File: flow/run.sh
#!/bin/bash
# the make line also repeats each setting of config.mk as NAME=value (left out here)
make -C /OpenROAD-flow-scripts/flow DESIGN_CONFIG=/design/flow/config.mk WORK_HOME=/design/flow/orfs CLKGATE_MAP_FILE= finish
File: flow/constraint.sdc
create_clock -name core_clock -period 3.2 [get_ports {clk}]
set_input_delay 0.6400 -clock core_clock [delete_from_list [all_inputs] [get_ports {clk}]]
set_output_delay 0.6400 -clock core_clock [all_outputs]
set_load 0.01 [all_outputs]
File: flow/design.v
`timescale 1ns / 1ps
module cordic_sin_cos#(
 parameter OUT_WIDTH = 16,
 parameter OUT_REGISTER_EN = 1,
 parameter K = 16'h4DBA
)(
 input                       clk,
 input                       rst_n,
 input  [19:0]               angle,
 output [OUT_WIDTH-1:0]      cos_o,
 output [OUT_WIDTH-1:0]      sin_o
    );
    localparam OUT_WIDTH_EXP = 4;
    localparam K_EXP = {K,{OUT_WIDTH_EXP{1'b0}}};
    localparam ITERATION_NUM = OUT_WIDTH;
    localparam [16*21-1:0] actan_table =  { 21'h20000,21'h12E40,21'h09FB4,21'h05111,
                                            21'h028B1,21'h0145D,21'h00A2F,21'h00518,
                                            21'h0028C,21'h00146,21'h000A3,21'h00051,
                                            21'h00029,21'h00014,21'h0000A,21'h00005};
    reg  signed [OUT_WIDTH+OUT_WIDTH_EXP:0]   real_x[0:ITERATION_NUM];
    reg  signed [OUT_WIDTH+OUT_WIDTH_EXP:0]   imag_y[0:ITERATION_NUM];
    reg  signed [20:0]                        angl_z[0:ITERATION_NUM];
    wire        [1:0]                         quadrant;
    reg  signed [OUT_WIDTH+OUT_WIDTH_EXP:0]   init_x;
    reg  signed [OUT_WIDTH+OUT_WIDTH_EXP:0]   init_y;
    reg  signed [20:0]                        init_z;
    assign quadrant = angle[19:18];
    always @(quadrant,angle) begin
        case (quadrant)
            2'b00:begin
                init_x = K_EXP;
                init_y = 0;
                init_z = {1'b0,angle};
            end
            2'b01:begin
                init_x = -K_EXP;
                init_y = 0;
                init_z = {3'b111,angle[17:0]};
            end
            2'b10: begin
                init_x = -K_EXP;
                init_y = 0;
                init_z = {3'b000,angle[17:0]};
            end
            2'b11:begin
                init_x = K_EXP;
                init_y = 0;
                init_z = {1'b1,angle};
            end
            default:begin
                init_x = 0;
                init_y = 0;
                init_z = 0;
            end
        endcase
    end
    always@(posedge clk or negedge rst_n)  
    begin
        if(rst_n == 1'b0)begin
            real_x[0] <= 'h0;
            imag_y[0] <= 'h0;
            angl_z[0] <= 'h0;
        end else begin
            real_x[0] <= init_x;
            imag_y[0] <= init_y;
            angl_z[0] <= init_z;
        end
    end
    genvar i;
    generate
        for (i = 1 ; i <= ITERATION_NUM; i= i + 1)
        begin: iter
                always@(posedge clk or negedge rst_n)  
                    begin
                        if(rst_n == 1'b0)begin
                            real_x[i] <= 'h0;
                            imag_y[i] <= 'h0;
                            angl_z[i] <= 'h0;
                        end else if(angl_z[i-1][20]==1'b1)begin  
                            real_x[i] <= real_x[i-1] + ( imag_y[i-1]>>>(i-1) );
                            imag_y[i] <= imag_y[i-1] - ( real_x[i-1]>>>(i-1) );
                            angl_z[i] <= angl_z[i-1] + $signed(actan_table[(21*(16-i+1)-1)-:21]);
                        end else begin
                            real_x[i] <= real_x[i-1] - ( imag_y[i-1]>>>(i-1) );
                            imag_y[i] <= imag_y[i-1] + ( real_x[i-1]>>>(i-1) );
                            angl_z[i] <= angl_z[i-1] - $signed(actan_table[(21*(16-i+1)-1)-:21]);
                        end
                    end
        end
    endgenerate
    wire [OUT_WIDTH:0]   real_x_cut;
    wire [OUT_WIDTH:0]   imag_y_cut;
    reg  [OUT_WIDTH-1:0] cos_over_pro;
    reg  [OUT_WIDTH-1:0] sin_over_pro;
    assign real_x_cut = real_x[ITERATION_NUM][OUT_WIDTH+OUT_WIDTH_EXP:OUT_WIDTH_EXP];
    assign imag_y_cut = imag_y[ITERATION_NUM][OUT_WIDTH+OUT_WIDTH_EXP:OUT_WIDTH_EXP];
    always@(*)begin
            case(real_x_cut[OUT_WIDTH:OUT_WIDTH-1])
                2'b00:cos_over_pro = real_x_cut[OUT_WIDTH-1:0];
                2'b01:cos_over_pro = {1'b0,{(OUT_WIDTH-1){1'b1}}};
                2'b10:cos_over_pro = {1'b1,{(OUT_WIDTH-2){1'b0}},1'b1};
                2'b11:cos_over_pro = real_x_cut[OUT_WIDTH-1:0];
                default:cos_over_pro = real_x_cut[OUT_WIDTH-1:0];
            endcase
    end
    always@(*)begin
            case(imag_y_cut[OUT_WIDTH:OUT_WIDTH-1])
                2'b00:sin_over_pro = imag_y_cut[OUT_WIDTH-1:0];
                2'b01:sin_over_pro = {1'b0,{(OUT_WIDTH-1){1'b1}}};
                2'b10:sin_over_pro = {1'b1,{(OUT_WIDTH-2){1'b0}},1'b1};
                2'b11:sin_over_pro = imag_y_cut[OUT_WIDTH-1:0];
                default:sin_over_pro = imag_y_cut[OUT_WIDTH-1:0];
            endcase
    end
    generate if (OUT_REGISTER_EN == 1'b1) begin:reg_out
        reg [OUT_WIDTH-1:0] cos_r;
        reg [OUT_WIDTH-1:0] sin_r;
        always@(posedge clk or negedge rst_n) begin
            if(rst_n == 1'b0)begin
                cos_r <= 'h0;
                sin_r <= 'h0;
            end else begin
                cos_r <= cos_over_pro;
                sin_r <= sin_over_pro;
            end
        end
        assign cos_o = cos_r;
        assign sin_o = sin_r;
    end else begin:no_reg_out
        assign cos_o = cos_over_pro;
        assign sin_o = sin_over_pro;
    end
    endgenerate
endmodule
`timescale 1ns / 1ps
module cordic_dds #(
 parameter OUT_WIDTH = 16,
 parameter OUT_REGISTER_EN = 1,
 parameter FREQ_WORD_INIITIAL = 32'h6D3A06,  
 parameter PHASE_WORD_INIITIAL = 0,
 parameter K = 16'h4DBA
)(
 input                      clk,
 input                      rst_n,
 input                      cfg_vld,
 input      [31:0]          cfg_freq_word,
 input      [31:0]          cfg_phase_word,
 output reg                 sig_vld_o,
 output     [OUT_WIDTH-1:0] sin_o,
 output     [OUT_WIDTH-1:0] cos_o
    );
 localparam PRO_DELAY = OUT_WIDTH + OUT_REGISTER_EN;
 reg [31:0] phase_accum;  
 reg [31:0] add_freq_wd;
 reg [4:0]  pro_cnt;
 always@(posedge clk or negedge rst_n)  
 begin
     if(rst_n == 1'b0)begin
         phase_accum <= PHASE_WORD_INIITIAL;
         add_freq_wd <= FREQ_WORD_INIITIAL;
     end else if(cfg_vld == 1'b1)begin 
         phase_accum <= cfg_phase_word;
         add_freq_wd <= cfg_freq_word;
     end else begin
         phase_accum <=  phase_accum + add_freq_wd;
     end
 end
 always@(posedge clk or negedge rst_n)  
 begin
     if(rst_n == 1'b0)begin
         pro_cnt <= 'h0;
         sig_vld_o <= 1'b0;
     end else if(pro_cnt == PRO_DELAY) begin
         pro_cnt <=  pro_cnt;
         sig_vld_o <= 1'b1;
     end else begin
         pro_cnt <=  pro_cnt + 1'b1;
         sig_vld_o <= 1'b0;
     end
 end
 cordic_sin_cos #(
 .OUT_WIDTH (OUT_WIDTH),
 .OUT_REGISTER_EN(OUT_REGISTER_EN),
 .K(K)
 )cordic_sin_cos_inst(
 .clk    (clk),
 .rst_n  (rst_n),
 .angle  (phase_accum[31:12]),
 .cos_o  (cos_o),
 .sin_o  (sin_o)
  );
endmodule
File: flow/config.mk
export PLATFORM = sky130hd
export DESIGN_NAME = cordic_dds
export DESIGN_NICKNAME = cordic_dds
export VERILOG_FILES = /design/flow/design.v
export SDC_FILE = /design/flow/constraint.sdc
export NUM_CORES = 4
export LEC_CHECK = 0
export CAP_MARGIN = 20
export CELL_PAD_IN_SITES_GLOBAL_PLACEMENT = 0
export CORE_MARGIN = 2
export CORE_UTILIZATION = 70
export CTS_CLUSTER_SIZE = 36
export GPL_TIMING_DRIVEN = 1
export SLEW_MARGIN = 5
export TNS_END_PERCENT = 90
==> flow_summary.ini, run 1 <==
; implementation run metrics
[clocking]
numCtsBuffers = 113
clockRootBuffer = clkbuf_16
clockBufferDepth = 3
clk_pin_slew_worst_paths_ns = 0.07
cts_tree = yes
cts.sinks = 1041
clkLatencyLatePin_ns = 0.76
cts_max_level = 3

[yosys]
ys_warn_count = 5
synthArstFlopShare_pct = 100
top_cell_area_share_pct = 34.3
mux_share_pct = 1.98
xor_share_pct = 11.8
synthTopLogicFamily = AND-OR/OR-AND gates
synth_flops = 1041
synth_stat.cells = 8052
syn-cell-area_um2 = 75200
yosys_area_um2 = 75200
synthCells = 8052
synth-main-ff-cell = dfrtp_1
edf_count = 0
ys_top_cells_by_count = dfrtp_1, ha_1, a21oi_1
yosys-top-cells-area = dfrtp_1, ha_1, xnor2_1
largest_area_cell = dfrtp_1
ys_seq_share_pct = 34.7
synth_nets = 9134
syn_avg_cell_area_um2 = 9.34
adder_share_pct = 17.3
aoi_share_pct = 18.3
synth_top_cell_by_count = dfrtp_1
yosys.area_share.simple_pct = 13.0
yosysUniqueCellTypes = 89

[setup_path]
ff2ff_path_depth = 14
critPathLaunch = cordic_sin_cos_inst.angl_z[8][20]$_DFF_PN0_
rrSetupSlack_ns = -0.77
crit_required_ns = 3.80
critPathArrivalTime_ns = 4.57
critPathMaxStageDelay_ns = 0.54
endpoint_kind = register
crit_type = register to register
cp.depth = 14
r2r-end = cordic_sin_cos_inst.real_x[9][18]$_DFF_PN0_
path_buffers = 2
crit_end = cordic_sin_cos_inst.real_x[9][18]$_DFF_PN0_
start_kind = register
slowest_stage = a2111oi_4
cp_cell_sequence = buf_6 -> buf_4 -> nor2_1 -> xor2_1 -> ha_1 -> a21o_1 -> a21oi_2 -> o21ai_1 -> a31oi_2 -> o21ai_2 -> a2111oi_4 -> o31ai_4 -> o41ai_2 -> xnor2_1
r2r_start = cordic_sin_cos_inst.angl_z[8][20]$_DFF_PN0_
cp_top_family = AND-OR/OR-AND gates
cp_max_fo = 5

[status]
outcome = failed layout checks
violatedChecks = setup timing

[timing]
relSlewSlack_pct = 31.3
period_needed_ns = 3.97
rsz0062_at_grt = yes
slew_viol_final = 0
final_hold_viol_count = 0
fmax_mhz = 252
setup_viol = 144
skew_ns = 0.0358
final.setup.worst_slack_ns = -0.766
worst_slew_pin_slew_ns = 1.02
fin_crit_sh_pct = 124

[global_routing]
grt_pass1_vias = 68300
antenna_found_initial = 2
global_route.usage.met1_pct = 46.9
grt_pass1_wl_um = 343000
track_usage_pct = 37.8
met3_usage_pct = 5.07
grt-busiest-layer = met2
grt-ovfl-total = 0
grt_max_degree = 99
use_met2_pct = 66.5

[routing]
drt-pass1-iter-count = 8
wl_um = 255000
wl_per_cell_um = 23.4
drt-vias-per-instance = 6.73
dr.first_iter.drc_count = 8349
vias = 73300
drc = 0
drtAntennaViolNets = 0

[hold_path]
hold_depth = 0
min_path_type = register to register
hp-start = cordic_sin_cos_inst.angl_z[0][6]$_DFF_PN0_
hold-path-endpoint = cordic_sin_cos_inst.angl_z[1][6]$_DFF_PN0_

[final_layout]
regArea_um2 = 26100
layout.nets = 10500
final_util_pct = 90.8
stdcell_count = 10900
fill_cells = 4309
multiInputGateArea_um2 = 52100
syn2layout_area_growth_pct = 28.9

[floorplanning]
die-height_um = 332
core_um2 = 107000
die_w_um = 332
die_area_um2 = 110000
ios = 100
floorplan.core_util_pct = 70.4
std_cell_rows = 120

[place]
placed_cells = 10400
dpl.hpwl_um = 152000
gp_congestion = 0.956
io_buffers = 99

[run]
drv_cap = 0
openroad.warnings = 92
-- layout make-up --
type	instances	area share, %
inverters	462	1.81
flip-flops and latches	1041	26.9
repair buffers	1352	11.2
multi-input cells	6430	53.8
well taps	1403	1.81
clock buffers	150	3.32
clock inverters	61	1.12
diodes	1	0.00258
-- through the flow --
step	worst slack [ns]	cell area (µm²)	hold slack [ns]	setup TNS [ns]
6_report	-0.766	97000	0.348	-20.71
4_1_cts	-0.188	92100	0.348	-2.63
5_1_grt	-0.717	97000	0.354	-39.43
3_3_place_gp	-0.311	85400	0.331	-5.60
2_1_floorplan	-0.108	75500	0.331	-0.199
3_5_place_dp	-0.423	85400	0.335	-16.31
-- metal layers --
layer	share of wire, %	vias up
met3	8.6	1810
met1	36	35200
met5	0.0098	-
met4	7.7	4
met2	48	4883
li1	-	31500
-- repair_timing --
action | 4_1_cts | 5_1_grt
gates resized | 398 | 829
setup endpoints to repair | 194 | 287
hold buffers | 1 | 0
pin swaps | 245 | 578
gates cloned | 0 | 0
hold endpoints to repair | 28 | 0
buffers inserted | 110 | 171
==> run 2, diff against run 1 <==
CELL_PAD_IN_SITES_GLOBAL_PLACEMENT = not set   (was 0)
CORE_UTILIZATION = 72   (was 70)
CTS_CLUSTER_DIAMETER = 378   (was not set)
CTS_CLUSTER_SIZE = 100   (was 36)
GPL_TIMING_DRIVEN = not set   (was 1)
PLACE_DENSITY = 0.41   (was not set)
SETUP_SLACK_MARGIN = 0.28   (was not set)
SLEW_MARGIN = 20   (was 5)
TNS_END_PERCENT = 10   (was 90)
clock period = 2.51 ns   (was 3.2 ns; I/O delays follow)
==> run 2 against run 1 <==
Effect of this change: the run now fails in 4_1_cts; die area decreased by 2.7%; synthesized cell count did not move; synthesized area unchanged.
==> flow_summary.ini, run 2 <==
; flow metrics
[floorplanning]
std_cell_rows = 118
core_um2 = 103000
die-height_um = 327
floorplan.core_util_pct = 72.7
die_w_um = 327
die_area_um2 = 107000
ios = 100

[yosys]
synthArstFlopShare_pct = 100
syn-cell-area_um2 = 75200
xor_share_pct = 11.8
yosys.area_share.simple_pct = 13.0
ys_warn_count = 5
yosys-top-cells-area = dfrtp_1, ha_1, xnor2_1
synth_nets = 9134
adder_share_pct = 17.3
aoi_share_pct = 18.3
synth-main-ff-cell = dfrtp_1
synth_top_cell_by_count = dfrtp_1
ys_seq_share_pct = 34.7
ys_top_cells_by_count = dfrtp_1, ha_1, a21oi_1
synthTopLogicFamily = AND-OR/OR-AND gates
edf_count = 0
yosysUniqueCellTypes = 89
largest_area_cell = dfrtp_1
synth_stat.cells = 8052
synthCells = 8052
yosys_area_um2 = 75200
top_cell_area_share_pct = 34.3
mux_share_pct = 1.98
syn_avg_cell_area_um2 = 9.34
synth_flops = 1041

[place]
placed_cells = 11800
placed_area_um2 = 96800
dpl.hpwl_um = 210000
gp_congestion = 0.991
io_buffers = 99

[status]
outcome = stopped before the end
error = [ERROR DPL-0033] detailed placement checks failed during check placement.
stop_stage = 4_1_cts
run 2: metrics by stage:
stage | hold WS, ns | util [%] | setup WS [ns] | TNS [ns]
after floorplan | 0.206 | - | -0.798 | -118.28
after global placement | 0.331 | 93.5 | -0.868 | -184.09
after detailed placement | 0.335 | 93.5 | -1.18 | -291.46
==> run 3, diff against run 2 <==
CELL_PAD_IN_SITES_GLOBAL_PLACEMENT = 0   (was not set)
CORE_UTILIZATION = 70   (was 72)
CTS_CLUSTER_DIAMETER = 83   (was 378)
CTS_CLUSTER_SIZE = 48   (was 100)
GPL_TIMING_DRIVEN = 1   (was not set)
PLACE_DENSITY = not set   (was 0.41)
SETUP_SLACK_MARGIN = not set   (was 0.28)
SLEW_MARGIN = 5   (was 20)
TNS_END_PERCENT = 90   (was 10)
clock period = 2.98 ns   (was 2.51 ns; I/O delays follow)
==> run 3 against run 2 <==
Effect of this change: the run fails in 5_1_grt; synthesized cell count stayed put; die area is 2.8% higher; synthesized area stayed put.
==> flow_summary.ini, run 3 <==
; flow metrics
[status]
outcome = stopped before the end
stop_stage = 5_1_grt
error = [ERROR GRT-0232] Routing congestion too high. Check the congestion heatmap in the GUI.

[floorplanning]
die_area_um2 = 110000
std_cell_rows = 120
core_um2 = 107000
ios = 100
die-height_um = 332
die_w_um = 332
floorplan.core_util_pct = 70.4

[yosys]
synth_top_cell_by_count = dfrtp_1
syn-cell-area_um2 = 75200
yosys-top-cells-area = dfrtp_1, ha_1, xnor2_1
largest_area_cell = dfrtp_1
aoi_share_pct = 18.3
yosys_area_um2 = 75200
adder_share_pct = 17.3
synth_stat.cells = 8052
synthTopLogicFamily = AND-OR/OR-AND gates
synthArstFlopShare_pct = 100
yosys.area_share.simple_pct = 13.0
edf_count = 0
top_cell_area_share_pct = 34.3
xor_share_pct = 11.8
mux_share_pct = 1.98
ys_warn_count = 5
yosysUniqueCellTypes = 89
synth_flops = 1041
synth_nets = 9134
ys_seq_share_pct = 34.7
syn_avg_cell_area_um2 = 9.34
synthCells = 8052
synth-main-ff-cell = dfrtp_1
ys_top_cells_by_count = dfrtp_1, ha_1, a21oi_1

[place]
gp_congestion = 0.984
io_buffers = 99
dp_slack_ns = -0.426
placed_area_um2 = 89700
dpl.hpwl_um = 163000

[global_routing]
grt-ovfl-total = 15700
track_usage_pct = 110

[clocking]
clockBufferDepth = 3
cts_max_level = 2
cts.sinks = 1041
numCtsBuffers = 46
clockRootBuffer = clkbuf_16
[run 3: timing repair]
item                                    4_1_cts
hold buffers                                  1
gates cloned                                  0
pin swaps                                   600
endpoints found under the setup margin      296
resized                                     846
endpoints found under the hold margin        42
buffers inserted                            289
[run 3: metrics by stage]
stage,cells,TNS [ns]
floorplan,8052,-3.89
global placement,10900,-24.74
detailed placement,10900,-45.23
CTS,11200,-18.46
[run 3: metal layers]
metal  overflow  GRT usage (%)
met1         83           93.0
met4       2569            122
met5         18           34.3
met3        119           77.0
met2      12900            157
==> run 4, diff against run 3 <==
CELL_PAD_IN_SITES_GLOBAL_PLACEMENT = not set   (was 0)
CORE_UTILIZATION = 57   (was 70)
CTS_CLUSTER_DIAMETER = not set   (was 83)
CTS_CLUSTER_SIZE = not set   (was 48)
GPL_TIMING_DRIVEN = not set   (was 1)
SETUP_SLACK_MARGIN = -0.11   (was not set)
SLEW_MARGIN = 20   (was 5)
TNS_END_PERCENT = not set   (was 90)
clock period = 2.59 ns   (was 2.98 ns; I/O delays follow)
==> run 4 against run 3 <==
Effect of this change: now fails the layout checks on setup timing; synthesized area is the same; die area grew 23%; synthesized cell count is the same.
==> flow_summary.ini, run 4 <==
; implementation run metrics
[setup_path]
rrSetupSlack_ns = -0.98
crit_end = cordic_sin_cos_inst.imag_y[8][18]$_DFF_PN0_
slowest_stage = dfrtp_1
r2r-end = cordic_sin_cos_inst.imag_y[8][18]$_DFF_PN0_
critPathArrivalTime_ns = 4.21
crit_type = register to register
endpoint_kind = register
critPathMaxStageDelay_ns = 0.40
cp.depth = 18
crit_required_ns = 3.23
r2r_start = cordic_sin_cos_inst.real_x[7][9]$_DFF_PN0_
path_buffers = 3
cp_cell_sequence = nor3_2 -> nand2b_1 -> nor4_2 -> buf_4 -> nand2_4 -> nor2_2 -> nor2_1 -> xnor2_1 -> ha_1 -> buf_6 -> a21oi_4 -> o21ai_4 -> o41ai_4 -> a21oi_2 -> buf_4 -> o21a_1 -> nor2_1 -> xnor2_1
cp_top_family = simple AND/OR/NAND/NOR gates
cp_max_fo = 3
start_kind = register
critPathLaunch = cordic_sin_cos_inst.real_x[7][9]$_DFF_PN0_
ff2ff_path_depth = 18

[yosys]
top_cell_area_share_pct = 34.3
xor_share_pct = 11.8
mux_share_pct = 1.98
synth_top_cell_by_count = dfrtp_1
synthTopLogicFamily = AND-OR/OR-AND gates
synth_stat.cells = 8052
syn-cell-area_um2 = 75200
yosys.area_share.simple_pct = 13.0
ys_warn_count = 5
yosysUniqueCellTypes = 89
synthArstFlopShare_pct = 100
aoi_share_pct = 18.3
ys_top_cells_by_count = dfrtp_1, ha_1, a21oi_1
yosys_area_um2 = 75200
synth-main-ff-cell = dfrtp_1
synth_flops = 1041
largest_area_cell = dfrtp_1
syn_avg_cell_area_um2 = 9.34
synth_nets = 9134
synthCells = 8052
yosys-top-cells-area = dfrtp_1, ha_1, xnor2_1
ys_seq_share_pct = 34.7
adder_share_pct = 17.3
edf_count = 0

[routing]
dr.first_iter.drc_count = 5740
wl_um = 265000
drtAntennaViolNets = 0
drt-vias-per-instance = 5.89
insertedDiodeCount = 0
drt-pass1-iter-count = 7
drc = 0
vias = 76000
wl_per_cell_um = 20.5

[floorplanning]
std_cell_rows = 133
floorplan.core_util_pct = 57.4
core_um2 = 131000
die-height_um = 367
ios = 100
die_area_um2 = 135000
die_w_um = 367

[global_routing]
grt_max_degree = 102
use_met2_pct = 63.4
grt-ovfl-total = 0
antenna_found_initial = 5
met3_usage_pct = 3.68
grt_pass1_wl_um = 388000
grt_pass1_vias = 76800
global_route.usage.met1_pct = 42.7
track_usage_pct = 35.0
grt-busiest-layer = met2

[clocking]
cts_max_level = 3
cts_tree = yes
clockRootBuffer = clkbuf_16
cts.sinks = 1041
clk_pin_slew_worst_paths_ns = 0.06
clockBufferDepth = 3
clkLatencyLatePin_ns = 0.76
numCtsBuffers = 113

[run]
openroad.warnings = 94
drv_cap = 0

[timing]
fin_crit_sh_pct = 138
period_needed_ns = 3.57
fmax_mhz = 280
final.setup.worst_slack_ns = -0.985
rsz0062_at_grt = yes
skew_ns = 0.0459
final_hold_viol_count = 0
setup_viol = 515
relSlewSlack_pct = 43.6
slew_viol_final = 0
worst_slew_pin_slew_ns = 0.835

[status]
violatedChecks = setup timing
outcome = failed layout checks

[final_layout]
fin_area_um2 = 116000
final_util_pct = 88.2
layout.nets = 12100
stdcell_count = 12900
fill_cells = 6306
syn2layout_area_growth_pct = 53.9

[place]
dpl.hpwl_um = 169000
placed_area_um2 = 98300
gp_congestion = 0.921
placed_cells = 12100
io_buffers = 99

[hold_path]
min_path_type = input pin to async pin
-- run 4: area by class of cell --
| type | count | area (µm²) | area share, % |
|---|---|---|---|
| multi-input combinational | 6430 | 57200 | 49.4 |
| sequential | 1041 | 26100 | 22.5 |
| timing repair buffer | 3011 | 24300 | 21.0 |
| clock buffer | 145 | 3170 | 2.74 |
| tap | 1755 | 2200 | 1.90 |
| inverter | 462 | 1820 | 1.58 |
| clock inverter | 68 | 935 | 0.808 |
| timing repair inverter | 1 | 8.76 | 0.00757 |
-- run 4: metrics by stage --
| stage | worst slack (ns) | hold slack, ns | TNS (ns) |
|---|---|---|---|
| after floorplan | -0.716 | 0.222 | -55.83 |
| after global placement | -0.731 | 0.332 | -145.33 |
| after detailed placement | -0.880 | 0.335 | -168.23 |
| after CTS | -0.753 | 0.183 | -128.91 |
| after global routing | -1.29 | 0.275 | -243.59 |
| final | -0.985 | 0.261 | -185.23 |
-- run 4: what timing repair did --
item | CTS | global route
pin swaps | 950 | 675
setup buffers | 462 | 231
hold buffers | 1 | 0
resized | 1290 | 621
endpoints found under the hold margin | 40 | 0
endpoints found under the setup margin | 447 | 502
cloned | 3 | 0
-- run 4: layer usage --
layer	wire length [µm]	up-vias
met2	135000	2909
met4	13500	8
met1	103000	37300
met3	14000	1041
li1	-	34800
met5	47	-
==> run 5, diff against run 4 <==
CAP_MARGIN = 5   (was 20)
CELL_PAD_IN_SITES_DETAIL_PLACEMENT = 1   (was not set)
CORE_ASPECT_RATIO = 1.11   (was not set)
CORE_MARGIN = 3   (was 2)
CORE_UTILIZATION = 40   (was 57)
SETUP_SLACK_MARGIN = 0.1   (was -0.11)
clock period = 5.0 ns   (was 2.59 ns; I/O delays follow)
==> run 5 against run 4 <==
Effect of this change: die area rose by 43%; synthesized area did not move; register-to-register slack improved by 1.7 ns; now clean on timing, DRC and antenna; utilization fell by 43 points; first-iteration DRC count fell by 56%; worst setup slack improved by 1.7 ns; critical path type unchanged; cell count fell by 17%; sequential cell count did not move; global-route usage fell by 13 points; design area fell by 28%.
==> flow_summary.ini, run 5 <==
; implementation run metrics
[setup_path]
endpoint_kind = register
critPathArrivalTime_ns = 4.92
path_buffers = 0
cp.depth = 13
r2r_start = cordic_sin_cos_inst.imag_y[4][4]$_DFF_PN0_
cp_top_family = AND-OR/OR-AND gates
crit_end = cordic_sin_cos_inst.real_x[5][20]$_DFF_PN0_
rrSetupSlack_ns = 0.72
critPathMaxStageDelay_ns = 0.84
start_kind = register
slowest_stage = nor4_1
cp_max_fo = 5
ff2ff_path_depth = 13
crit_type = register to register
r2r-end = cordic_sin_cos_inst.real_x[5][20]$_DFF_PN0_
crit_required_ns = 5.64
critPathLaunch = cordic_sin_cos_inst.imag_y[4][4]$_DFF_PN0_
cp_cell_sequence = nor4_1 -> a21oi_1 -> xor2_1 -> ha_1 -> o21ai_0 -> a21boi_0 -> nand4_1 -> o221ai_1 -> o31ai_1 -> a21o_1 -> o311ai_0 -> a21oi_1 -> xor2_1

[timing]
relSlewSlack_pct = 28.5
worst_slew_pin_slew_ns = 1.06
period_needed_ns = 4.28
hold_slack_ns = 0.236
final_hold_viol_count = 0
rsz0062_at_grt = no
skew_ns = 0.0241
finalSetupTns_ns = 0
fin_crit_sh_pct = 85.6
fmax_mhz = 234
setup_viol = 0
slew_viol_final = 0
final.setup.worst_slack_ns = 0.719

[floorplanning]
std_cell_rows = 167
core_um2 = 187000
die_w_um = 418
die-height_um = 463
ios = 100
floorplan.core_util_pct = 40.3
die_area_um2 = 193000

[final_layout]
fill_cells = 21400
final_util_pct = 44.7
multiInputGateArea_um2 = 47000
layout.nets = 9299
regArea_um2 = 26100
syn2layout_area_growth_pct = 11.1

[routing]
drc = 0
dr.first_iter.drc_count = 2523
vias = 60700
drt-pass1-iter-count = 8
drtAntennaViolNets = 0
drt-vias-per-instance = 5.63
wl_um = 213000
wl_per_cell_um = 19.7

[yosys]
yosysUniqueCellTypes = 89
aoi_share_pct = 18.3
syn_avg_cell_area_um2 = 9.34
synth-main-ff-cell = dfrtp_1
synthTopLogicFamily = AND-OR/OR-AND gates
yosys-top-cells-area = dfrtp_1, ha_1, xnor2_1
synth_flops = 1041
xor_share_pct = 11.8
synth_nets = 9134
edf_count = 0
synthCells = 8052
ys_warn_count = 5
synthArstFlopShare_pct = 100
top_cell_area_share_pct = 34.3
synth_stat.cells = 8052
yosys_area_um2 = 75200
adder_share_pct = 17.3
syn-cell-area_um2 = 75200
mux_share_pct = 1.98
synth_top_cell_by_count = dfrtp_1
ys_top_cells_by_count = dfrtp_1, ha_1, a21oi_1
largest_area_cell = dfrtp_1
yosys.area_share.simple_pct = 13.0
ys_seq_share_pct = 34.7

[global_routing]
grt_pass1_vias = 65900
track_usage_pct = 21.7
grt_max_degree = 123
grt_pass1_wl_um = 347000
grt-ovfl-total = 0
antenna_found_initial = 5

[hold_path]
min_path_type = input pin to async pin

[clocking]
cts_max_level = 3
numCtsBuffers = 119
cts_tree = yes
clockBufferDepth = 3
clkLatencyLatePin_ns = 0.78
cts.sinks = 1041
holdBufCountCts = 0
clk_pin_slew_worst_paths_ns = 0.07
cts_resized = 0
clockRootBuffer = clkbuf_16
cts_setup_buffers = 0

[status]
outcome = finished clean

[run]
openroad.warnings = 93
drv_cap = 0

[place]
io_buffers = 99
gp_congestion = 0.898
dp_slack_ns = 0.815
dpl.hpwl_um = 168000
==> run 5: metrics by stage <==
stage	area, µm²	cells
after floorplan	75200	8052
after detailed placement	79400	10500
after global routing	83600	10800
after global placement	79400	10500
final	83600	10800
after CTS	83600	10800
==> run 5: area by class of cell <==
class	count	share of cell area (%)
multi-input combinational	6430	56.2
sequential	1041	31.2
clock buffer	149	3.86
tap	2450	3.67
inverter	462	2.07
timing repair buffer	163	1.88
clock inverter	72	1.13
antenna	3	0.00898
==> run 5: layer usage <==
layer | share of wire (%) | track usage [%]
met1 | 41 | 25.2
met2 | 52 | 40.3
met3 | 2.7 | 2.25
met4 | 4.2 | 9.06
met5 | 0.098 | 0
==> run 6, diff against run 5 <==
CAP_MARGIN = 20   (was 5)
CELL_PAD_IN_SITES_DETAIL_PLACEMENT = not set   (was 1)
CELL_PAD_IN_SITES_GLOBAL_PLACEMENT = 2   (was not set)
CORE_ASPECT_RATIO = not set   (was 1.11)
CORE_MARGIN = 8   (was 3)
CORE_UTILIZATION = 50   (was 40)
GPL_TIMING_DRIVEN = 1   (was not set)
PLACE_DENSITY_LB_ADDON = 0.09   (was not set)
SETUP_SLACK_MARGIN = not set   (was 0.1)
SLEW_MARGIN = 5   (was 20)
TNS_END_PERCENT = 90   (was not set)
clock period = 2.56 ns   (was 5.0 ns; I/O delays follow)
==> run 6 against run 5 <==
Effect of this change: now fails the layout checks on setup timing; register-to-register slack worse by 1.6 ns; first-iteration DRC count increased by 42%; global-route usage grew 5.0 points; hold slack improved by 0.045 ns; critical path depth grew 5; cell count rose by 23%; clock skew is 0.0035 ns higher; die area decreased by 16%; synthesized area stayed put; largest cell class unchanged; highest routed layer is now met4.
==> flow_summary.ini, run 6 <==
; implementation run metrics
[run]
openroad.warnings = 90
drv_cap = 0

[final_layout]
fin_area_um2 = 117000
stdcell_count = 13200
syn2layout_area_growth_pct = 55.5
layout.nets = 12200
final_util_pct = 78.2

[yosys]
syn_avg_cell_area_um2 = 9.34
largest_area_cell = dfrtp_1
aoi_share_pct = 18.3
synthCells = 8052
synth_top_cell_by_count = dfrtp_1
yosys.area_share.simple_pct = 13.0
top_cell_area_share_pct = 34.3
syn-cell-area_um2 = 75200
adder_share_pct = 17.3
synthArstFlopShare_pct = 100
yosys_area_um2 = 75200
synthTopLogicFamily = AND-OR/OR-AND gates
ys_seq_share_pct = 34.7
mux_share_pct = 1.98
synth_stat.cells = 8052
ys_top_cells_by_count = dfrtp_1, ha_1, a21oi_1
xor_share_pct = 11.8
synth_flops = 1041
yosys-top-cells-area = dfrtp_1, ha_1, xnor2_1
synth-main-ff-cell = dfrtp_1
ys_warn_count = 5
yosysUniqueCellTypes = 89
edf_count = 0
synth_nets = 9134

[floorplanning]
core_um2 = 150000
die_w_um = 404
ios = 100
die-height_um = 404
floorplan.core_util_pct = 50.3
die_area_um2 = 163000
std_cell_rows = 142

[setup_path]
crit_end = cordic_sin_cos_inst.imag_y[16][19]$_DFF_PN0_
start_kind = register
slowest_stage = dfrtp_1
r2r_start = cordic_sin_cos_inst.real_x[15][18]$_DFF_PN0_
crit_required_ns = 3.22
cp_top_family = AND-OR/OR-AND gates
endpoint_kind = register
path_buffers = 3
critPathLaunch = cordic_sin_cos_inst.real_x[15][18]$_DFF_PN0_
r2r-end = cordic_sin_cos_inst.imag_y[16][19]$_DFF_PN0_
critPathArrivalTime_ns = 4.12
crit_type = register to register
ff2ff_path_depth = 18
cp_max_fo = 3
critPathMaxStageDelay_ns = 0.39
rrSetupSlack_ns = -0.91
cp.depth = 18
cp_cell_sequence = nor2_2 -> nand4b_1 -> nand2b_4 -> ha_4 -> inv_2 -> o21ai_4 -> ha_4 -> a21o_1 -> a21o_1 -> a21oi_2 -> o21ai_2 -> buf_4 -> o41a_1 -> o21ai_4 -> buf_6 -> o211ai_1 -> a21oi_1 -> xnor2_1

[place]
io_buffers = 99
gp_congestion = 0.917
placed_cells = 12400
placed_area_um2 = 99700
dp_slack_ns = -0.988
dpl.hpwl_um = 172000

[routing]
vias = 71700
drc = 0
dr.first_iter.drc_count = 3590
wl_per_cell_um = 17.9
drtAntennaViolNets = 0
insertedDiodeCount = 0
wl_um = 236000
drt-pass1-iter-count = 6
drt-vias-per-instance = 5.43

[timing]
fin_crit_sh_pct = 135
slew_viol_final = 0
final.setup.worst_slack_ns = -0.907
rsz0062_at_grt = yes
relSlewSlack_pct = 42.6
fmax_mhz = 288
setup_viol = 493
period_needed_ns = 3.47
skew_ns = 0.0276
final_hold_viol_count = 0
hold_slack_ns = 0.281
worst_slew_pin_slew_ns = 0.858

[hold_path]
hp-start = cfg_vld
hold_depth = 3
min_path_type = input pin to register
hold-path-endpoint = phase_accum[22]$_DFF_PN0_

[clocking]
clk_pin_slew_worst_paths_ns = 0.06
clockRootBuffer = clkbuf_16
cts_tree = yes
cts_max_level = 3
clockBufferDepth = 3
cts.sinks = 1041
numCtsBuffers = 121
clkLatencyLatePin_ns = 0.75

[global_routing]
grt-ovfl-total = 0
grt_max_degree = 72
grt_pass1_vias = 72800
antenna_found_initial = 1
grt_pass1_wl_um = 365000
track_usage_pct = 26.7

[status]
violatedChecks = setup timing
outcome = failed layout checks
[run 6: cell type report]
type	instances	area [µm²]
Fill cell	9859	32600
Timing Repair Buffer	3018	24600
Sequential cell	1041	26100
Clock inverter	71	863
Multi-Input combinational cell	6430	57600
Clock buffer	157	3440
Inverter	462	1850
Tap cell	2016	2520
[run 6: repair_timing]
action / CTS / global route
hold endpoints to repair: 36 / 0
hold buffers: 1 / 0
setup endpoints to repair: 498 / 562
setup buffers: 353 / 283
gates resized: 893 / 942
cloned: 2 / 3
pin swaps: 678 / 846
[run 6: metal layers]
metal | vias up | track usage (%) | routed length (µm)
li1 | 34800 | - | -
met1 | 35200 | 34.4 | 101000
met2 | 1266 | 47.8 | 119000
met3 | 457 | 2.78 | 7920
met4 | 0 | 6.86 | 6850
met5 | - | 0 | 0
[run 6: per-stage QoR]
stage / setup TNS (ns)
after floorplan: -60.80
final: -161.49
after global routing: -225.44
after detailed placement: -179.64
after CTS: -147.33
after global placement: -160.18
==> run 7, diff against run 6 <==
CELL_PAD_IN_SITES_GLOBAL_PLACEMENT = not set   (was 2)
CORE_MARGIN = 2   (was 8)
CORE_UTILIZATION = 72   (was 50)
CTS_CLUSTER_DIAMETER = 378   (was not set)
CTS_CLUSTER_SIZE = 100   (was not set)
GPL_TIMING_DRIVEN = not set   (was 1)
PLACE_DENSITY_LB_ADDON = 0.08   (was 0.09)
SETUP_SLACK_MARGIN = 0.28   (was not set)
SLEW_MARGIN = 20   (was 5)
TNS_END_PERCENT = 5   (was 90)
clock period = 2.77 ns   (was 2.56 ns; I/O delays follow)
==> run 7 against run 6 <==
Effect of this change: the flow now stops in 5_1_grt; die area shrank 34%; synthesized cell count did not move; synthesized area stayed put.
==> flow_summary.ini, run 7 <==
; flow metrics
[yosys]
mux_share_pct = 1.98
ys_seq_share_pct = 34.7
xor_share_pct = 11.8
synthTopLogicFamily = AND-OR/OR-AND gates
syn_avg_cell_area_um2 = 9.34
yosys-top-cells-area = dfrtp_1, ha_1, xnor2_1
yosys.area_share.simple_pct = 13.0
yosysUniqueCellTypes = 89
ys_top_cells_by_count = dfrtp_1, ha_1, a21oi_1
synth_nets = 9134
aoi_share_pct = 18.3
top_cell_area_share_pct = 34.3
syn-cell-area_um2 = 75200
adder_share_pct = 17.3
edf_count = 0
synth_top_cell_by_count = dfrtp_1
synth_flops = 1041
largest_area_cell = dfrtp_1
synth-main-ff-cell = dfrtp_1
ys_warn_count = 5
synthArstFlopShare_pct = 100
synth_stat.cells = 8052
yosys_area_um2 = 75200
synthCells = 8052

[clocking]
numCtsBuffers = 14
clockRootBuffer = clkbuf_16
cts_max_level = 1
cts.sinks = 1041
clockBufferDepth = 3

[floorplanning]
die_w_um = 327
die_area_um2 = 107000
std_cell_rows = 118
core_um2 = 103000
floorplan.core_util_pct = 72.7
die-height_um = 327
ios = 100

[status]
stop_stage = 5_1_grt
error = [ERROR GRT-0232] Routing congestion too high. Check the congestion heatmap in the GUI.
outcome = stopped before the end

[place]
gp_congestion = 1.00
dpl.hpwl_um = 182000
io_buffers = 99

[global_routing]
grt-ovfl-total = 187
track_usage_pct = 74.5
## run 7: metrics by stage
| stage | instances | setup slack, ns | hold WS (ns) | util, % | area, µm² |
|---|---|---|---|---|---|
| after floorplan | 8052 | -0.538 | 0.258 | - | 75900 |
| after global placement | 11400 | -0.618 | 0.332 | 90.2 | 93400 |
| after detailed placement | 11400 | -0.915 | 0.335 | 90.2 | 93400 |
| after CTS | 11500 | -0.761 | 0.255 | 93.1 | 96400 |
## run 7: what timing repair did
item | 4_1_cts
hold buffers | 1
hold endpoints to repair | 23
endpoints found under the setup margin | 584
cloned | 0
setup buffers | 97
pin swaps | 255
resized | 488
## run 7: routing by layer
metal / track usage [%] / overflow
met1: 73.1 / 1
met2: 94.6 / 94
met3: 55.7 / 5
met4: 78.0 / 87
met5: 19.0 / 0
==> run 8, diff against run 7 <==
CELL_PAD_IN_SITES_GLOBAL_PLACEMENT = 0   (was not set)
CORE_UTILIZATION = 70   (was 72)
CTS_CLUSTER_DIAMETER = not set   (was 378)
CTS_CLUSTER_SIZE = 36   (was 100)
GPL_TIMING_DRIVEN = 1   (was not set)
PLACE_DENSITY_LB_ADDON = not set   (was 0.08)
SETUP_SLACK_MARGIN = not set   (was 0.28)
SLEW_MARGIN = 5   (was 20)
TNS_END_PERCENT = 90   (was 5)
clock period = 3.17 ns   (was 2.77 ns; I/O delays follow)
==> run 8 against run 7 <==
Effect of this change: synthesized area unchanged; die area rose by 2.8%; synthesized cell count unchanged; now fails the layout checks on capacitance limit, slew limit, setup timing.
==> flow_summary.ini, run 8 <==
; implementation run metrics
[status]
outcome = failed layout checks
violatedChecks = capacitance limit, slew limit, setup timing

[setup_path]
r2r_start = cordic_sin_cos_inst.real_x[1][5]$_DFF_PN0_
crit_required_ns = 3.77
crit_type = register to register
cp_cell_sequence = inv_2 -> buf_4 -> ha_4 -> ha_4 -> nand2_1 -> a21oi_1 -> ha_1 -> or3_1 -> o21ai_0 -> o31ai_2 -> nor2_1 -> a21oi_1 -> xor2_1
critPathArrivalTime_ns = 5.97
r2r-end = cordic_sin_cos_inst.imag_y[2][18]$_DFF_PN0_
endpoint_kind = register
cp_top_family = AND-OR/OR-AND gates
cp.depth = 13
ff2ff_path_depth = 13
cp_max_fo = 5
rrSetupSlack_ns = -2.20
crit_end = cordic_sin_cos_inst.imag_y[2][18]$_DFF_PN0_
critPathMaxStageDelay_ns = 1.15
slowest_stage = a21oi_1
critPathLaunch = cordic_sin_cos_inst.real_x[1][5]$_DFF_PN0_
start_kind = register
path_buffers = 2

[final_layout]
syn2layout_area_growth_pct = 30.5
fin_area_um2 = 98100
final_util_pct = 91.9
layout.nets = 10600
fill_cells = 3819

[routing]
drc = 0
drt-vias-per-instance = 7.17
wl_um = 297000
met3WireLength_um = 37000
wl_met1_um = 97700
highest_layer = met5
drt-pass1-iter-count = 14
vias = 78800
wl_met2_um = 131000
dr.first_iter.drc_count = 11700
wl_per_cell_um = 27.0
drtAntennaViolNets = 0

[yosys]
yosys_area_um2 = 75200
synthTopLogicFamily = AND-OR/OR-AND gates
mux_share_pct = 1.98
synth_stat.cells = 8052
synthCells = 8052
synth_nets = 9134
ys_top_cells_by_count = dfrtp_1, ha_1, a21oi_1
ys_warn_count = 5
top_cell_area_share_pct = 34.3
adder_share_pct = 17.3
syn-cell-area_um2 = 75200
largest_area_cell = dfrtp_1
edf_count = 0
aoi_share_pct = 18.3
synth_flops = 1041
yosys-top-cells-area = dfrtp_1, ha_1, xnor2_1
yosysUniqueCellTypes = 89
synth_top_cell_by_count = dfrtp_1
syn_avg_cell_area_um2 = 9.34
yosys.area_share.simple_pct = 13.0
synth-main-ff-cell = dfrtp_1
synthArstFlopShare_pct = 100
xor_share_pct = 11.8
ys_seq_share_pct = 34.7

[hold_path]
hold-path-endpoint = cordic_sin_cos_inst.angl_z[3][1]$_DFF_PN0_
min_path_type = register to register
hp-start = cordic_sin_cos_inst.angl_z[2][1]$_DFF_PN0_
hold_depth = 0

[clocking]
clkLatencyLatePin_ns = 0.83
cts_max_level = 3
numCtsBuffers = 109
clk_pin_slew_worst_paths_ns = 0.08
clockBufferDepth = 3
cts.sinks = 1041
cts_tree = yes
clockRootBuffer = clkbuf_16

[timing]
skew_ns = 0.0945
worst_slew_pin_slew_ns = 1.65
period_needed_ns = 5.37
rsz0062_at_grt = yes
final_hold_viol_count = 0
hold_slack_ns = 0.349
relSlewSlack_pct = -10.0
setup_viol = 272
fmax_mhz = 186
final.setup.worst_slack_ns = -2.20
fin_crit_sh_pct = 169
slew_viol_final = 2

[place]
placed_area_um2 = 85900
gp_congestion = 0.951
io_buffers = 99
dp_slack_ns = -0.388
dpl.hpwl_um = 153000

[global_routing]
grt_pass1_wl_um = 351000
grt_max_degree = 85
track_usage_pct = 38.6
grt-ovfl-total = 0
grt_pass1_vias = 69700
antenna_found_initial = 13

[floorplanning]
die-height_um = 332
die_w_um = 332
std_cell_rows = 120
floorplan.core_util_pct = 70.4
ios = 100
core_um2 = 107000
die_area_um2 = 110000

[run]
drv_cap = 1
openroad.warnings = 93
==> run 8: through the flow <==
step                TNS (ns)  std cells
floorplan             -0.407       8052
global placement       -8.58      10500
detailed placement    -20.48      10500
CTS                    -3.48      10800
global route         -116.27      11000
finish                -97.51      11000
==> run 8: metal layers <==
metal	up-vias	GRT usage (%)
li1	31600	-
met2	7229	67.3
met5	-	0
met3	3168	5.54
met1	36700	47.3
met4	34	18.1
==> run 8: repair_timing <==
item,CTS,global route
pin swaps,269,678
gates resized,422,993
hold endpoints to repair,46,0
endpoints found under the setup margin,215,305
gates cloned,0,2
setup buffers,109,219
hold buffers,1,0
==> run 8: area by class of cell <==
cell class	instances	area, µm²	share of cell area, %
flip-flops and latches	1041	26100	26.6
clock inverters	66	796	0.811
well taps	1403	1760	1.79
repair buffers	1436	11800	12.0
clock buffers	138	3040	3.10
inverters	462	1770	1.80
diodes	14	35.0	0.0357
multi-input cells	6430	52900	53.9
==> run 9, diff against run 8 <==
CAP_MARGIN = 40   (was 20)
CELL_PAD_IN_SITES_GLOBAL_PLACEMENT = not set   (was 0)
CORE_UTILIZATION = 72   (was 70)
CTS_CLUSTER_DIAMETER = 80   (was not set)
CTS_CLUSTER_SIZE = 56   (was 36)
GPL_TIMING_DRIVEN = not set   (was 1)
SLEW_MARGIN = 20   (was 5)
TNS_END_PERCENT = not set   (was 90)
clock period = 3.02 ns   (was 3.17 ns; I/O delays follow)
==> run 9 against run 8 <==
Effect of this change: the flow now stops in 5_1_grt; synthesized area stayed put; synthesized cell count stayed put; die area is 2.7% lower.
==> flow_summary.ini, run 9 <==
; flow metrics
[yosys]
synthArstFlopShare_pct = 100
yosys.area_share.simple_pct = 13.0
top_cell_area_share_pct = 34.3
syn_avg_cell_area_um2 = 9.34
synthTopLogicFamily = AND-OR/OR-AND gates
xor_share_pct = 11.8
aoi_share_pct = 18.3
edf_count = 0
adder_share_pct = 17.3
yosys-top-cells-area = dfrtp_1, ha_1, xnor2_1
mux_share_pct = 1.98
ys_top_cells_by_count = dfrtp_1, ha_1, a21oi_1
syn-cell-area_um2 = 75200
yosysUniqueCellTypes = 89
largest_area_cell = dfrtp_1
synthCells = 8052
synth_stat.cells = 8052
synth_top_cell_by_count = dfrtp_1
synth_flops = 1041
ys_seq_share_pct = 34.7
ys_warn_count = 5
synth_nets = 9134
yosys_area_um2 = 75200
synth-main-ff-cell = dfrtp_1

[floorplanning]
die-height_um = 327
core_um2 = 103000
std_cell_rows = 118
die_area_um2 = 107000
floorplan.core_util_pct = 72.7
ios = 100
die_w_um = 327

[clocking]
cts.sinks = 1041
cts_max_level = 2
clockBufferDepth = 3
numCtsBuffers = 48
clockRootBuffer = clkbuf_16

[place]
dp_slack_ns = -0.403
io_buffers = 99
dpl.hpwl_um = 165000
gp_congestion = 0.993

[global_routing]
grt-ovfl-total = 141
track_usage_pct = 69.6

[status]
outcome = stopped before the end
error = [ERROR GRT-0232] Routing congestion too high. Check the congestion heatmap in the GUI.
stop_stage = 5_1_grt
run 9: through the flow:
stage / area, µm² / util (%) / cells / hold WS, ns
after floorplan: 76300 / - / 8052 / 0.308
after global placement: 89400 / 86.3 / 10800 / 0.332
after CTS: 96800 / 93.6 / 11200 / 0.318
after detailed placement: 89400 / 86.3 / 10800 / 0.336
run 9: layer usage:
layer / overflow / GRT usage (%)
met1: 0 / 69.7
met2: 77 / 89.6
met3: 10 / 51.8
met4: 54 / 65.0
met5: 0 / 27.2
run 9: timing repair:
item                                   4_1_cts
gates resized                              804
setup endpoints to repair                  295
setup buffers                              287
endpoints found under the hold margin       43
pin swaps                                  603
hold buffers                                 1
==> run 10, diff against run 9 <==
ABC_AREA = 0   (was not set)
CAP_MARGIN = 25   (was 40)
CELL_PAD_IN_SITES_DETAIL_PLACEMENT = 1   (was not set)
CELL_PAD_IN_SITES_GLOBAL_PLACEMENT = 3   (was not set)
CORE_UTILIZATION = 53   (was 72)
CTS_CLUSTER_DIAMETER = not set   (was 80)
CTS_CLUSTER_SIZE = not set   (was 56)
GPL_ROUTABILITY_DRIVEN = 1   (was not set)
GPL_TIMING_DRIVEN = 1   (was not set)
PLACE_DENSITY_LB_ADDON = 0.01   (was not set)
SETUP_SLACK_MARGIN = -0.25   (was not set)
TNS_END_PERCENT = 80   (was not set)
clock period = 2.83 ns   (was 3.02 ns; I/O delays follow)
==> run 10 against run 9 <==
Effect of this change: synthesized cell count stayed put; the flow stops in 3_1_place_gp_skip_io; die area increased by 35%; synthesized area unchanged.
==> flow_summary.ini, run 10 <==
; flow metrics
[yosys]
synthTopLogicFamily = AND-OR/OR-AND gates
yosys-top-cells-area = dfrtp_1, ha_1, xnor2_1
synth_top_cell_by_count = dfrtp_1
syn-cell-area_um2 = 75200
top_cell_area_share_pct = 34.3
synth_stat.cells = 8052
ys_warn_count = 5
synth_flops = 1041
mux_share_pct = 1.98
aoi_share_pct = 18.3
yosysUniqueCellTypes = 89
yosys.area_share.simple_pct = 13.0
adder_share_pct = 17.3
synth-main-ff-cell = dfrtp_1
synthArstFlopShare_pct = 100
ys_seq_share_pct = 34.7
edf_count = 0
yosys_area_um2 = 75200
syn_avg_cell_area_um2 = 9.34
synthCells = 8052
largest_area_cell = dfrtp_1
xor_share_pct = 11.8
ys_top_cells_by_count = dfrtp_1, ha_1, a21oi_1
synth_nets = 9134

[floorplanning]
core_um2 = 141000
std_cell_rows = 138
floorplan.core_util_pct = 53.2
die-height_um = 381
die_area_um2 = 145000
die_w_um = 381

[status]
error = [ERROR FLW-0024] Place density exceeds 1.0 (current PLACE_DENSITY_LB_ADDON =  0.01). Please check if the value of  PLACE_DENSITY_LB_ADDON is between 0 and 0.99.
outcome = stopped before the end
stop_stage = 3_1_place_gp_skip_io
==> run 11, diff against run 10 <==
ABC_AREA = not set   (was 0)
CAP_MARGIN = 20   (was 25)
CELL_PAD_IN_SITES_DETAIL_PLACEMENT = not set   (was 1)
CELL_PAD_IN_SITES_GLOBAL_PLACEMENT = not set   (was 3)
CORE_UTILIZATION = 72   (was 53)
CTS_CLUSTER_DIAMETER = 209   (was not set)
GPL_ROUTABILITY_DRIVEN = not set   (was 1)
GPL_TIMING_DRIVEN = not set   (was 1)
PLACE_DENSITY_LB_ADDON = not set   (was 0.01)
SETUP_SLACK_MARGIN = not set   (was -0.25)
TNS_END_PERCENT = not set   (was 80)
clock period = 3.02 ns   (was 2.83 ns; I/O delays follow)
==> run 11 against run 10 <==
Effect of this change: the run fails in 5_1_grt; die area down 26%; synthesized area unchanged; synthesized cell count unchanged.
==> flow_summary.ini, run 11 <==
; flow metrics
[clocking]
cts_max_level = 3
cts.sinks = 1041
numCtsBuffers = 111
clockRootBuffer = clkbuf_16
clockBufferDepth = 3

[yosys]
edf_count = 0
yosys-top-cells-area = dfrtp_1, ha_1, xnor2_1
xor_share_pct = 11.8
adder_share_pct = 17.3
synthCells = 8052
mux_share_pct = 1.98
synth_nets = 9134
ys_top_cells_by_count = dfrtp_1, ha_1, a21oi_1
largest_area_cell = dfrtp_1
synth-main-ff-cell = dfrtp_1
synth_top_cell_by_count = dfrtp_1
yosys.area_share.simple_pct = 13.0
syn-cell-area_um2 = 75200
ys_seq_share_pct = 34.7
aoi_share_pct = 18.3
top_cell_area_share_pct = 34.3
synth_stat.cells = 8052
synth_flops = 1041
synthArstFlopShare_pct = 100
yosysUniqueCellTypes = 89
synthTopLogicFamily = AND-OR/OR-AND gates
yosys_area_um2 = 75200
ys_warn_count = 5
syn_avg_cell_area_um2 = 9.34

[status]
stop_stage = 5_1_grt
error = [ERROR GRT-0116] Global routing finished with congestion. Check the congestion regions in the DRC Viewer.
outcome = stopped before the end

[global_routing]
track_usage_pct = 70.2
grt-ovfl-total = 103

[floorplanning]
die-height_um = 327
ios = 100
floorplan.core_util_pct = 72.7
die_w_um = 327
std_cell_rows = 118
die_area_um2 = 107000
core_um2 = 103000

[place]
gp_congestion = 0.993
io_buffers = 99
dpl.hpwl_um = 165000
placed_area_um2 = 89400
dp_slack_ns = -0.403
## run 11: through the flow
step / std cells / hold slack [ns] / utilization [%]
4_1_cts: 11300 / 0.344 / 95.5
3_5_place_dp: 10800 / 0.336 / 86.3
3_3_place_gp: 10800 / 0.332 / 86.3
2_1_floorplan: 8052 / 0.308 / -
## run 11: layer usage
metal  overflow  track usage, %
met1          0            68.6
met2         49            92.3
met3          1            50.2
met4         53            70.6
met5          0            19.1
## run 11: repair_timing
action                                  in CTS
gates resized                              830
pin swaps                                  592
endpoints found under the setup margin     306
buffers inserted                           277
hold endpoints to repair                    43
hold buffers                                 1
cloned                                       0
==> run 12, diff against run 11 <==
CELL_PAD_IN_SITES_GLOBAL_PLACEMENT = 0   (was not set)
CORE_UTILIZATION = 70   (was 72)
CTS_CLUSTER_DIAMETER = 363   (was 209)
CTS_CLUSTER_SIZE = 36   (was not set)
GPL_TIMING_DRIVEN = 1   (was not set)
SLEW_MARGIN = 5   (was 20)
TNS_END_PERCENT = 90   (was not set)
clock period = 2.98 ns   (was 3.02 ns; I/O delays follow)
==> run 12 against run 11 <==
Effect of this change: the run again fails in 5_1_grt; synthesized cell count unchanged; synthesized area stayed put; die area increased by 2.8%.
==> flow_summary.ini, run 12 <==
; flow metrics
[status]
outcome = stopped before the end
stop_stage = 5_1_grt
error = [ERROR GRT-0232] Routing congestion too high. Check the congestion heatmap in the GUI.

[floorplanning]
die-height_um = 332
die_w_um = 332
std_cell_rows = 120
die_area_um2 = 110000
ios = 100
floorplan.core_util_pct = 70.4
core_um2 = 107000

[yosys]
synth-main-ff-cell = dfrtp_1
ys_warn_count = 5
synth_top_cell_by_count = dfrtp_1
largest_area_cell = dfrtp_1
synthTopLogicFamily = AND-OR/OR-AND gates
ys_seq_share_pct = 34.7
syn-cell-area_um2 = 75200
xor_share_pct = 11.8
synthCells = 8052
synth_nets = 9134
ys_top_cells_by_count = dfrtp_1, ha_1, a21oi_1
yosys.area_share.simple_pct = 13.0
synth_stat.cells = 8052
edf_count = 0
aoi_share_pct = 18.3
top_cell_area_share_pct = 34.3
yosys-top-cells-area = dfrtp_1, ha_1, xnor2_1
adder_share_pct = 17.3
mux_share_pct = 1.98
synthArstFlopShare_pct = 100
synth_flops = 1041
syn_avg_cell_area_um2 = 9.34
yosys_area_um2 = 75200
yosysUniqueCellTypes = 89

[global_routing]
track_usage_pct = 101
grt-ovfl-total = 8836

[place]
placed_area_um2 = 89700
dpl.hpwl_um = 163000
io_buffers = 99
dp_slack_ns = -0.426
gp_congestion = 0.984
placed_cells = 10900

[clocking]
clockRootBuffer = clkbuf_16
cts.sinks = 1041
clockBufferDepth = 3
cts_max_level = 2
numCtsBuffers = 34
## run 12: per-layer routing
metal	global-route usage, %	overflow
met3	78.3	119
met2	129	6774
met4	114	1845
met1	89.9	79
met5	56.5	19
## run 12: metrics by stage
stage	setup TNS [ns]	utilization, %
after floorplan	-3.89	-
after global placement	-24.74	84.1
after detailed placement	-45.23	84.1
after CTS	-16.92	90.3
## run 12: timing repair
action                     4_1_cts
hold buffers                     1
resized                        816
setup endpoints to repair      288
pin swaps                      621
hold endpoints to repair        42
setup buffers                  317
==> run 13, diff against run 12 <==
ABC_AREA = 0   (was not set)
CAP_MARGIN = 5   (was 20)
CELL_PAD_IN_SITES_DETAIL_PLACEMENT = 1   (was not set)
CELL_PAD_IN_SITES_GLOBAL_PLACEMENT = 1   (was 0)
CORE_ASPECT_RATIO = 1.11   (was not set)
CORE_MARGIN = 3   (was 2)
CORE_UTILIZATION = 68   (was 70)
CTS_CLUSTER_DIAMETER = 270   (was 363)
CTS_CLUSTER_SIZE = 55   (was 36)
MAX_ROUTING_LAYER = met4   (was not set)
MIN_ROUTING_LAYER = met2   (was not set)
PLACE_DENSITY_LB_ADDON = 0.06   (was not set)
SETUP_SLACK_MARGIN = 0.1   (was not set)
SLEW_MARGIN = 20   (was 5)
TNS_END_PERCENT = not set   (was 90)
clock period = 4.64 ns   (was 2.98 ns; I/O delays follow)
==> run 13 against run 12 <==
Effect of this change: the run again fails in 5_1_grt; die area grew 4.1%; synthesized area stayed put; synthesized cell count stayed put.
==> flow_summary.ini, run 13 <==
; flow metrics
[yosys]
syn-cell-area_um2 = 75200
adder_share_pct = 17.3
synth_top_cell_by_count = dfrtp_1
synth_nets = 9134
edf_count = 0
synthArstFlopShare_pct = 100
synth-main-ff-cell = dfrtp_1
synth_stat.cells = 8052
ys_warn_count = 5
synthCells = 8052
largest_area_cell = dfrtp_1
mux_share_pct = 1.98
top_cell_area_share_pct = 34.3
synth_flops = 1041
yosys.area_share.simple_pct = 13.0
yosysUniqueCellTypes = 89
yosys-top-cells-area = dfrtp_1, ha_1, xnor2_1
ys_top_cells_by_count = dfrtp_1, ha_1, a21oi_1
synthTopLogicFamily = AND-OR/OR-AND gates
yosys_area_um2 = 75200
xor_share_pct = 11.8
ys_seq_share_pct = 34.7
syn_avg_cell_area_um2 = 9.34
aoi_share_pct = 18.3

[status]
outcome = stopped before the end
stop_stage = 5_1_grt
error = [ERROR GRT-0116] Global routing finished with congestion. Check the congestion regions in the DRC Viewer.

[floorplanning]
die_area_um2 = 115000
die-height_um = 356
die_w_um = 322
core_um2 = 109000
floorplan.core_util_pct = 69.1
std_cell_rows = 127
ios = 100

[clocking]
cts.sinks = 1041
cts_setup_buffers = 0
clockRootBuffer = clkbuf_16
clockBufferDepth = 3
cts_max_level = 1
holdBufCountCts = 0
numCtsBuffers = 22

[place]
io_buffers = 99
placed_area_um2 = 78000
gp_congestion = 1.11
dpl.hpwl_um = 219000
dp_slack_ns = 0.155

[global_routing]
grt-ovfl-total = 6244
track_usage_pct = 109
## run 13: stage by stage
step / cells
after detailed placement: 9501
after floorplan: 8052
after global placement: 9501
after CTS: 9525
## run 13: routing by layer
layer | overflow | track usage, %
met2 | 2017 | 106
met1 | - | -
met3 | 2827 | 114
met5 | - | -
met4 | 1400 | 107
## run 13: repair_timing
| item | 4_1_cts |
|---|---|
| endpoints found under the hold margin | 0 |
| setup endpoints to repair | 30 |
| resized | 20 |
| pin swaps | 0 |
==> run 14, diff against run 13 <==
ABC_AREA = not set   (was 0)
CAP_MARGIN = 20   (was 5)
CELL_PAD_IN_SITES_DETAIL_PLACEMENT = not set   (was 1)
CELL_PAD_IN_SITES_GLOBAL_PLACEMENT = not set   (was 1)
CORE_ASPECT_RATIO = not set   (was 1.11)
CORE_MARGIN = 2   (was 3)
CORE_UTILIZATION = 72   (was 68)
CTS_CLUSTER_DIAMETER = not set   (was 270)
CTS_CLUSTER_SIZE = not set   (was 55)
GPL_TIMING_DRIVEN = not set   (was 1)
MAX_ROUTING_LAYER = not set   (was met4)
MIN_ROUTING_LAYER = not set   (was met2)
PLACE_DENSITY = 0.66   (was not set)
PLACE_DENSITY_LB_ADDON = not set   (was 0.06)
SETUP_SLACK_MARGIN = 0.9   (was 0.1)
clock period = 4.11 ns   (was 4.64 ns; I/O delays follow)
==> run 14 against run 13 <==
Effect of this change: the run now finishes clean; synthesized cell count did not move; synthesized area did not move; die area fell by 6.6%.
==> flow_summary.ini, run 14 <==
; implementation run metrics
[timing]
relSlewSlack_pct = 34.9
slew_viol_final = 0
finalSetupTns_ns = 0
skew_ns = 0.0284
fmax_mhz = 269
rsz0062_at_grt = yes
hold_slack_ns = 0.131
final_hold_viol_count = 0
fin_crit_sh_pct = 90.4
setup_viol = 0
period_needed_ns = 3.71
worst_slew_pin_slew_ns = 0.952

[clocking]
cts_max_level = 3
cts.sinks = 1041
clk_pin_slew_worst_paths_ns = 0.07
numCtsBuffers = 110
clkLatencyLatePin_ns = 0.74
cts_tree = yes
clockRootBuffer = clkbuf_16
clockBufferDepth = 3

[setup_path]
cp_cell_sequence = buf_4 -> nor3_4 -> nor4b_4 -> buf_4 -> a31oi_4 -> xor2_1 -> buf_4 -> ha_1 -> and2_1 -> o21ai_2 -> o31ai_4 -> or4_4 -> a31o_4 -> a21oi_2 -> xnor2_1
r2r-end = cordic_sin_cos_inst.real_x[6][19]$_DFF_PN0_
crit_top_cell = buf_4
slowest_stage = or4_4
start_kind = register
cp_max_fo = 4
ff2ff_path_depth = 15
path_buffers = 3
critPathArrivalTime_ns = 4.35
crit_type = register to register
crit_end = cordic_sin_cos_inst.real_x[6][19]$_DFF_PN0_
r2r_start = cordic_sin_cos_inst.imag_y[5][6]$_DFF_PN0_
crit_required_ns = 4.75
endpoint_kind = register
rrSetupSlack_ns = 0.40
cp.depth = 15
cp_top_family = simple AND/OR/NAND/NOR gates
critPathMaxStageDelay_ns = 0.45
critPathLaunch = cordic_sin_cos_inst.imag_y[5][6]$_DFF_PN0_

[yosys]
synth_top_cell_by_count = dfrtp_1
yosys_area_um2 = 75200
yosys-top-cells-area = dfrtp_1, ha_1, xnor2_1
synthArstFlopShare_pct = 100
ys_seq_share_pct = 34.7
yosysUniqueCellTypes = 89
edf_count = 0
aoi_share_pct = 18.3
yosys.area_share.simple_pct = 13.0
xor_share_pct = 11.8
ys_warn_count = 5
synth-main-ff-cell = dfrtp_1
synth_stat.cells = 8052
syn_avg_cell_area_um2 = 9.34
syn-cell-area_um2 = 75200
largest_area_cell = dfrtp_1
synthTopLogicFamily = AND-OR/OR-AND gates
synth_nets = 9134
adder_share_pct = 17.3
top_cell_area_share_pct = 34.3
mux_share_pct = 1.98
ys_top_cells_by_count = dfrtp_1, ha_1, a21oi_1
synthCells = 8052
synth_flops = 1041

[floorplanning]
die-height_um = 327
die_area_um2 = 107000
core_um2 = 103000
std_cell_rows = 118
ios = 100
die_w_um = 327
floorplan.core_util_pct = 72.7

[run]
drv_cap = 0
openroad.warnings = 101

[routing]
drt-pass1-iter-count = 8
drt-vias-per-instance = 6.97
dr.first_iter.drc_count = 9357
drc = 0
vias = 71700
wl_per_cell_um = 24.3
wl_um = 250000
drtAntennaViolNets = 0

[final_layout]
syn2layout_area_growth_pct = 23.4
layout.nets = 9885
final_util_pct = 89.6

[status]
outcome = finished clean

[hold_path]
min_path_type = input pin to async pin

[global_routing]
grt-ovfl-total = 0
grt_max_degree = 115
antenna_found_initial = 7
grt_pass1_vias = 63300
track_usage_pct = 36.8
grt_pass1_wl_um = 324000

[place]
io_buffers = 99
dpl.hpwl_um = 140000
gp_congestion = 0.940
-- run 14: through the flow --
step / instances / worst slack [ns] / cell area, µm²
finish: 10300 / 0.397 / 92800
global route: 10300 / 0.281 / 92800
CTS: 9971 / 0.706 / 86600
detailed placement: 9492 / 0.190 / 78400
global placement: 9492 / 0.295 / 78400
floorplan: 8052 / 0.802 / 75500
-- run 14: area by class of cell --
cell class	count	area, µm²
Clock buffer	133	3010
Sequential cell	1041	26200
Clock inverter	73	867
Fill cell	4339	10700
Multi-Input combinational cell	6430	52700
Tap cell	1380	1730
Antenna cell	3	7.51
Inverter	462	1790
Timing Repair Buffer	758	6450
-- run 14: repair_timing --
action                     CTS  global route
cloned                       1             1
setup endpoints to repair  285           295
setup buffers              272           305
hold buffers                 0             0
resized                    539           889
pin swaps                  261           554
-- run 14: layer usage --
metal / vias up / wire (µm) / track usage, %
met5: - / 58 / 0
met3: 1933 / 24800 / 5.00
met1: 34000 / 88600 / 48.3
met4: 8 / 19800 / 12.8
li1: 30300 / - / -
met2: 5424 / 117000 / 62.7
